==> flow/design.v <==
`timescale 1ns / 1ps
module IDP_encoder_42(   
    input wire[29 - 1 : 0] datain,     
    input wire clock,
    output reg[41:0] codeout     
    );
    reg [3:0] code_reg;
    wire [41 - 4 : 0] code_wire;     
    reg [27 - 1 : 0] r_msb;    
    always @(datain) begin       
        if(datain < 102334155) begin   
            code_reg[3:0] = 4'b0000;
            r_msb = datain; 
        end
        else if( (datain >= 102334155) && (datain < 165580141) ) begin
            code_reg[3:0] = 4'b0001;
            r_msb = datain - 63245986; 
        end
        else if( (datain >= 165580141) && (datain < 267914296) ) begin
            code_reg[3:0] = 4'b1000;
            r_msb = datain - 165580141; 
        end
        else if( (datain >= 267914296) && (datain < (165580141 * 2)) ) begin
            code_reg[3:0] = 4'b1001;
            r_msb = datain - 63245986 - 165580141; 
        end
        else if( (datain >= (165580141 * 2)) && (datain < 433494437) ) begin
            code_reg[3:0] = 4'b0011;
            r_msb = datain - 63245986 - 267914296; 
        end
        else if( (datain >= 433494437) && (datain < (267914296 * 2)) ) begin
            code_reg[3:0] = 4'b1100;
            r_msb = datain - 267914296 - 165580141; 
        end
        else if( (datain >= (267914296 * 2)) && (datain < (267914296 * 2 + 63245986)) ) begin
            code_reg[3:0] = 4'b0110;
            r_msb = datain - (267914296 * 2); 
        end
        else if( (datain >= (267914296 * 2 + 63245986)) && (datain < 701408733) ) begin
            code_reg[3:0] = 4'b0111;
            r_msb = datain - (267914296 * 2) - 63245986; 
        end
        else if( (datain >= 701408733) && (datain < (701408733 + 63245986)) ) begin
            code_reg[3:0] = 4'b1110;
            r_msb = datain - (267914296 * 2) - 165580141; 
        end
        else begin
            code_reg[3:0] = 4'b1111;
            r_msb = datain - (267914296 * 2) - 165580141 - 63245986; 
        end
    end
    wire [26 - 1 : 0] r37;
    wire [26 - 1 : 0] r36;
    wire [25 - 1 : 0] r35;
    wire [24 - 1 : 0] r34;
    wire [24 - 1 : 0] r33;
    wire [23 - 1 : 0] r32;
    wire [22 - 1 : 0] r31;
    wire [22 - 1 : 0] r30;
    wire [21 - 1 : 0] r29;
    wire [20 - 1 : 0] r28;
    wire [19 - 1 : 0] r27;
    wire [19 - 1 : 0] r26;
    wire [18 - 1 : 0] r25;
    wire [17 - 1 : 0] r24;
    wire [17 - 1 : 0] r23;
    wire [16 - 1 : 0] r22;
    wire [15 - 1 : 0] r21;
    wire [15 - 1 : 0] r20;
    wire [14 - 1 : 0] r19;
    wire [13 - 1 : 0] r18;
    wire [13 - 1 : 0] r17;
    wire [12 - 1 : 0] r16;
    wire [11 - 1 : 0] r15;
    wire [10 - 1 : 0] r14;
    wire [10 - 1 : 0] r13;
    wire [9 - 1 : 0] r12;
    wire [8 - 1 : 0] r11;
    wire [8 - 1 : 0] r10;
    wire [7 - 1 : 0] r09;
    wire [6 - 1 : 0] r08;
    wire [6 - 1 : 0] r07;
    wire [5 - 1 : 0] r06;
    wire [4 - 1 : 0] r05;
    wire [3 - 1 : 0] r04;
    wire [3 - 1 : 0] r03;
    wire [2 - 1 : 0] r02;
    wire [1 - 1 : 0] r01;
    assign r37 = (code_wire[37] == 0) ? (r_msb) : (r_msb - 39088169);
    assign r36 = (code_wire[36] == 0) ? (r37) : (r37 - 24157817);
    assign r35 = (code_wire[35] == 0) ? (r36) : (r36 - 14930352);
    assign r34 = (code_wire[34] == 0) ? (r35) : (r35 - 9227465);
    assign r33 = (code_wire[33] == 0) ? (r34) : (r34 - 5702887);
    assign r32 = (code_wire[32] == 0) ? (r33) : (r33 - 3524578);
    assign r31 = (code_wire[31] == 0) ? (r32) : (r32 - 2178309);
    assign r30 = (code_wire[30] == 0) ? (r31) : (r31 - 1346269);
    assign r29 = (code_wire[29] == 0) ? (r30) : (r30 - 832040);
    assign r28 = (code_wire[28] == 0) ? (r29) : (r29 - 514229);
    assign r27 = (code_wire[27] == 0) ? (r28) : (r28 - 317811);
    assign r26 = (code_wire[26] == 0) ? (r27) : (r27 - 196418);
    assign r25 = (code_wire[25] == 0) ? (r26) : (r26 - 121393);
    assign r24 = (code_wire[24] == 0) ? (r25) : (r25 - 75025);
    assign r23 = (code_wire[23] == 0) ? (r24) : (r24 - 46368);
    assign r22 = (code_wire[22] == 0) ? (r23) : (r23 - 28657);
    assign r21 = (code_wire[21] == 0) ? (r22) : (r22 - 17711);
    assign r20 = (code_wire[20] == 0) ? (r21) : (r21 - 10946);
    assign r19 = (code_wire[19] == 0) ? (r20) : (r20 - 6765);
    assign r18 = (code_wire[18] == 0) ? (r19) : (r19 - 4181);
    assign r17 = (code_wire[17] == 0) ? (r18) : (r18 - 2584);
    assign r16 = (code_wire[16] == 0) ? (r17) : (r17 - 1597);
    assign r15 = (code_wire[15] == 0) ? (r16) : (r16 - 987);
    assign r14 = (code_wire[14] == 0) ? (r15) : (r15 - 610);
    assign r13 = (code_wire[13] == 0) ? (r14) : (r14 - 377);
    assign r12 = (code_wire[12] == 0) ? (r13) : (r13 - 233);
    assign r11 = (code_wire[11] == 0) ? (r12) : (r12 - 144);
    assign r10 = (code_wire[10] == 0) ? (r11) : (r11 - 89);
    assign r09 = (code_wire[09] == 0) ? (r10) : (r10 - 55);
    assign r08 = (code_wire[08] == 0) ? (r09) : (r09 - 34);
    assign r07 = (code_wire[07] == 0) ? (r08) : (r08 - 21);
    assign r06 = (code_wire[06] == 0) ? (r07) : (r07 - 13);
    assign r05 = (code_wire[05] == 0) ? (r06) : (r06 - 8);
    assign r04 = (code_wire[04] == 0) ? (r05) : (r05 - 5);
    assign r03 = (code_wire[03] == 0) ? (r04) : (r04 - 3);
    assign r02 = (code_wire[02] == 0) ? (r03) : (r03 - 2);
    assign r01 = (code_wire[01] == 0) ? (r02) : (r02 - 1);
    assign code_wire[37] = (r_msb < 39088169) ? (0) : ( (r_msb >= 63245986) ? (1) : (code_reg[0]) );
    assign code_wire[36] = (r37 < 24157817) ? (0) : ( (r37 >= 39088169) ? (1) : (code_wire[37]) );
    assign code_wire[35] = (r36 < 14930352) ? (0) : ( (r36 >= 24157817) ? (1) : (code_wire[36]) );
    assign code_wire[34] = (r35 < 9227465) ? (0) : ( (r35 >= 14930352) ? (1) : (code_wire[35]) );
    assign code_wire[33] = (r34 < 5702887) ? (0) : ( (r34 >= 9227465) ? (1) : (code_wire[34]) );
    assign code_wire[32] = (r33 < 3524578) ? (0) : ( (r33 >= 5702887) ? (1) : (code_wire[33]) );
    assign code_wire[31] = (r32 < 2178309) ? (0) : ( (r32 >= 3524578) ? (1) : (code_wire[32]) );
    assign code_wire[30] = (r31 < 1346269) ? (0) : ( (r31 >= 2178309) ? (1) : (code_wire[31]) );
    assign code_wire[29] = (r30 < 832040) ? (0) : ( (r30 >= 1346269) ? (1) : (code_wire[30]) );
    assign code_wire[28] = (r29 < 514229) ? (0) : ( (r29 >= 832040) ? (1) : (code_wire[29]) );
    assign code_wire[27] = (r28 < 317811) ? (0) : ( (r28 >= 514229) ? (1) : (code_wire[28]) );
    assign code_wire[26] = (r27 < 196418) ? (0) : ( (r27 >= 317811) ? (1) : (code_wire[27]) );
    assign code_wire[25] = (r26 < 121393) ? (0) : ( (r26 >= 196418) ? (1) : (code_wire[26]) );
    assign code_wire[24] = (r25 < 75025) ? (0) : ( (r25 >= 121393) ? (1) : (code_wire[25]) );
    assign code_wire[23] = (r24 < 46368) ? (0) : ( (r24 >= 75025) ? (1) : (code_wire[24]) );
    assign code_wire[22] = (r23 < 28657) ? (0) : ( (r23 >= 46368) ? (1) : (code_wire[23]) );
    assign code_wire[21] = (r22 < 17711) ? (0) : ( (r22 >= 28657) ? (1) : (code_wire[22]) );
    assign code_wire[20] = (r21 < 10946) ? (0) : ( (r21 >= 17711) ? (1) : (code_wire[21]) );
    assign code_wire[19] = (r20 < 6765) ? (0) : ( (r20 >= 10946) ? (1) : (code_wire[20]) );
    assign code_wire[18] = (r19 < 4181) ? (0) : ( (r19 >= 6765) ? (1) : (code_wire[19]) );
    assign code_wire[17] = (r18 < 2584) ? (0) : ( (r18 >= 4181) ? (1) : (code_wire[18]) );
    assign code_wire[16] = (r17 < 1597) ? (0) : ( (r17 >= 2584) ? (1) : (code_wire[17]) );
    assign code_wire[15] = (r16 < 987) ? (0) : ( (r16 >= 1597) ? (1) : (code_wire[16]) );
    assign code_wire[14] = (r15 < 610) ? (0) : ( (r15 >= 987) ? (1) : (code_wire[15]) );
    assign code_wire[13] = (r14 < 377) ? (0) : ( (r14 >= 610) ? (1) : (code_wire[14]) );
    assign code_wire[12] = (r13 < 233) ? (0) : ( (r13 >= 377) ? (1) : (code_wire[13]) );
    assign code_wire[11] = (r12 < 144) ? (0) : ( (r12 >= 233) ? (1) : (code_wire[12]) );
    assign code_wire[10] = (r11 < 89) ? (0) : ( (r11 >= 144) ? (1) : (code_wire[11]) );
    assign code_wire[9] = (r10 < 55) ? (0) : ( (r10 >= 89) ? (1) : (code_wire[10]) );
    assign code_wire[8] = (r09 < 34) ? (0) : ( (r09 >= 55) ? (1) : (code_wire[9]) );
    assign code_wire[7] = (r08 < 21) ? (0) : ( (r08 >= 34) ? (1) : (code_wire[8]) );
    assign code_wire[6] = (r07 < 13) ? (0) : ( (r07 >= 21) ? (1) : (code_wire[7]) );
    assign code_wire[5] = (r06 < 8) ? (0) : ( (r06 >= 13) ? (1) : (code_wire[6]) );
    assign code_wire[4] = (r05 < 5) ? (0) : ( (r05 >= 8) ? (1) : (code_wire[5]) );
    assign code_wire[3] = (r04 < 3) ? (0) : ( (r04 >= 5) ? (1) : (code_wire[4]) );
    assign code_wire[2] = (r03 < 2) ? (0) : ( (r03 >= 3) ? (1) : (code_wire[3]) );
    assign code_wire[1] = (r02 < 1) ? (0) : ( (r02 >= 2) ? (1) : (code_wire[2]) );
    assign code_wire[0] = r01;
    always @(posedge clock) begin
        codeout[41 - 4 : 0] <= code_wire;
        codeout[41 : 41 - 3] <= code_reg;
    end
endmodule
make LEC_CHECK=0 ABC_AREA=1 CAP_MARGIN=5 CORE_MARGIN=2 CORE_UTILIZATION=72 CTS_CLUSTER_DIAMETER=229 CTS_CLUSTER_SIZE=54 HOLD_SLACK_MARGIN=0.27 PLACE_DENSITY=0.64 SLEW_MARGIN=20 finish   # period 37.7 ns
run.sh (not shown) runs the stock make flow with config.mk's settings and CLKGATE_MAP_FILE=.
The first run aborted during detailed placement (3_5_place_dp) (DPL-0038).
Next try:
Settings changed: ABC_AREA 1 to default, CAP_MARGIN 5 to 20, CORE_UTILIZATION 72 to 40, CTS_CLUSTER_DIAMETER 229 to 54, CTS_CLUSTER_SIZE 54 to default, GPL_TIMING_DRIVEN from default to 0, HOLD_SLACK_MARGIN 0.27 to default, MIN_ROUTING_LAYER from default to met1, PLACE_DENSITY 0.64 to default.
Clock period 37.7 ns to 70.0 ns, I/O delays scaled along.
Outcome: Now the flow went through all stages and came out clean; die size grows by 100%; area after synthesis grows by 14%; synthesized cell count shrinks by 11%.
Next try:
Settings changed: CTS_CLUSTER_DIAMETER 54 to 180, CTS_CLUSTER_SIZE from default to 35, GPL_ROUTABILITY_DRIVEN from default to 0, GPL_TIMING_DRIVEN 0 to default, MAX_ROUTING_LAYER from default to met4, MIN_ROUTING_LAYER met1 to default.
What happened: The changed run finished with timing, DRC and antenna clean; maximum frequency is higher by 1.2%; worst hold slack improves by 0.028 ns; die area is unchanged; core utilization fell by 4.5 points; via count came out lower by 2.6%; routed wire length shrinks by 8.4%; setup slack gains 0.83 ns.
Next try:
Settings changed: ABC_AREA from default to 1, CORE_UTILIZATION 40 to 72, CTS_CLUSTER_DIAMETER 180 to 389, CTS_CLUSTER_SIZE 35 to 100, GPL_ROUTABILITY_DRIVEN 0 to default, MAX_ROUTING_LAYER met4 to default, PLACE_DENSITY from default to 0.87, TNS_END_PERCENT from default to 10.
Clock period 70.0 ns to 40.3 ns, I/O delays scaled along.
The new run aborted during detailed placement (3_5_place_dp) on DPL-0038. Die area shrinks by 51%. Synthesized area is lower by 12%. Synthesized cell count climbs by 12%.
Next try:
Settings changed: ABC_AREA 1 to default, CORE_UTILIZATION 72 to 58, CTS_CLUSTER_DIAMETER 389 to default, CTS_CLUSTER_SIZE 100 to default, PLACE_DENSITY 0.87 to default, TNS_END_PERCENT 10 to 95.
Clock period 40.3 ns to 60.3 ns, I/O delays scaled along.
After rerunning: The changed run finished but fails on setup timing. Die area goes up by 41%. Area after synthesis grows by 14%. Synthesized cell count drops by 11%.

// IDP_encoder_42: RTL as listed in full above, without the edits since
clock: 82.4 ns
lec_check: 0
cap_margin: 20
core_margin: 2
core_utilization: 27
cts_cluster_diameter: 60
cts_cluster_size: 10
slew_margin: 20
Change:
- ABC_AREA: not set -> 0
- CAP_MARGIN: 20 -> 10
- CELL_PAD_IN_SITES_GLOBAL_PLACEMENT: not set -> 1
- CORE_UTILIZATION: 27 -> 65
- GPL_ROUTABILITY_DRIVEN: not set -> 0
- GPL_TIMING_DRIVEN: not set -> 1
- MAX_ROUTING_LAYER: not set -> met5
- TNS_END_PERCENT: not set -> 30
- clock period: 82.4 -> 18.8 ns (I/O delays scaled with it)
Now the flow died in 3_1_place_gp_skip_io (GPL-0301).
Die area goes down by 58%.
Synthesized cell count stays the same.
Synthesized area does not change.
Change:
- ABC_AREA: 0 -> 1
- CORE_UTILIZATION: 65 -> 72
- CTS_CLUSTER_DIAMETER: 60 -> 376
- SLEW_MARGIN: 20 -> 40
- clock period: 18.8 -> 16.0 ns (I/O delays scaled with it)
Result:
- The changed run ended with an error in 3_1_place_gp_skip_io with GPL-0301
- die size went down by 21%
- synthesized area went down by 12%
- synthesized cell count went up by 12%
Change:
- ABC_AREA: 1 -> not set
- CAP_MARGIN: 10 -> 20
- CELL_PAD_IN_SITES_GLOBAL_PLACEMENT: 1 -> not set
- CORE_UTILIZATION: 72 -> 40
- CTS_CLUSTER_DIAMETER: 376 -> 60
- GPL_ROUTABILITY_DRIVEN: 0 -> not set
- GPL_TIMING_DRIVEN: 1 -> not set
- MAX_ROUTING_LAYER: met5 -> not set
- SLEW_MARGIN: 40 -> 20
- TNS_END_PERCENT: 30 -> not set
- clock period: 16.0 -> 68.5 ns (I/O delays scaled with it)
What happened: Now the flow ran to the end with no violations. Area after synthesis grows by 14%. Synthesized cell count is lower by 11%. Die area goes up by 100%.
Change:
- ABC_AREA: not set -> 1
- CORE_UTILIZATION: 40 -> 72
- CTS_CLUSTER_DIAMETER: 60 -> 389
- CTS_CLUSTER_SIZE: 10 -> 100
- TNS_END_PERCENT: not set -> 10
- clock period: 68.5 -> 40.3 ns (I/O delays scaled with it)
Effect: This time the run never finished: it broke off in 3_5_place_dp, error DPL-0038; area after synthesis fell by 12%; synthesized cell count went up by 12%; die area came out lower by 51%.

Starts from the design.v that is shown in full above.
clock: 37.7 ns
lec_check: 0
abc_area: 1
cap_margin: 5
core_margin: 2
core_utilization: 72
cts_cluster_diameter: 229
cts_cluster_size: 54
hold_slack_margin: 0.27
place_density: 0.35
slew_margin: 20
The first run failed in detailed placement on DPL-0038.
Then changed:
==> flow/config.mk (replaced) <==
export PLATFORM = sky130hd
export DESIGN_NAME = IDP_encoder_42
export DESIGN_NICKNAME = IDP_encoder_42
export VERILOG_FILES = /design/flow/design.v
export SDC_FILE = /design/flow/constraint.sdc
export NUM_CORES = 4
export LEC_CHECK = 0
export CAP_MARGIN = 20
export CORE_MARGIN = 2
export CORE_UTILIZATION = 68
export CTS_CLUSTER_DIAMETER = 291
export CTS_CLUSTER_SIZE = 21
export MAX_ROUTING_LAYER = met4
export SLEW_MARGIN = 20
==> flow/constraint.sdc (replaced) <==
create_clock -name core_clock -period 58.9 [get_ports {clock}]
set_input_delay 11.7800 -clock core_clock [delete_from_list [all_inputs] [get_ports {clock}]]
set_output_delay 11.7800 -clock core_clock [all_outputs]
set_load 0.01 [all_outputs]
Effect: The new run died in detailed placement. Die area goes up by 20%. Area after synthesis came out higher by 14%. Synthesized cell count went down by 11%.
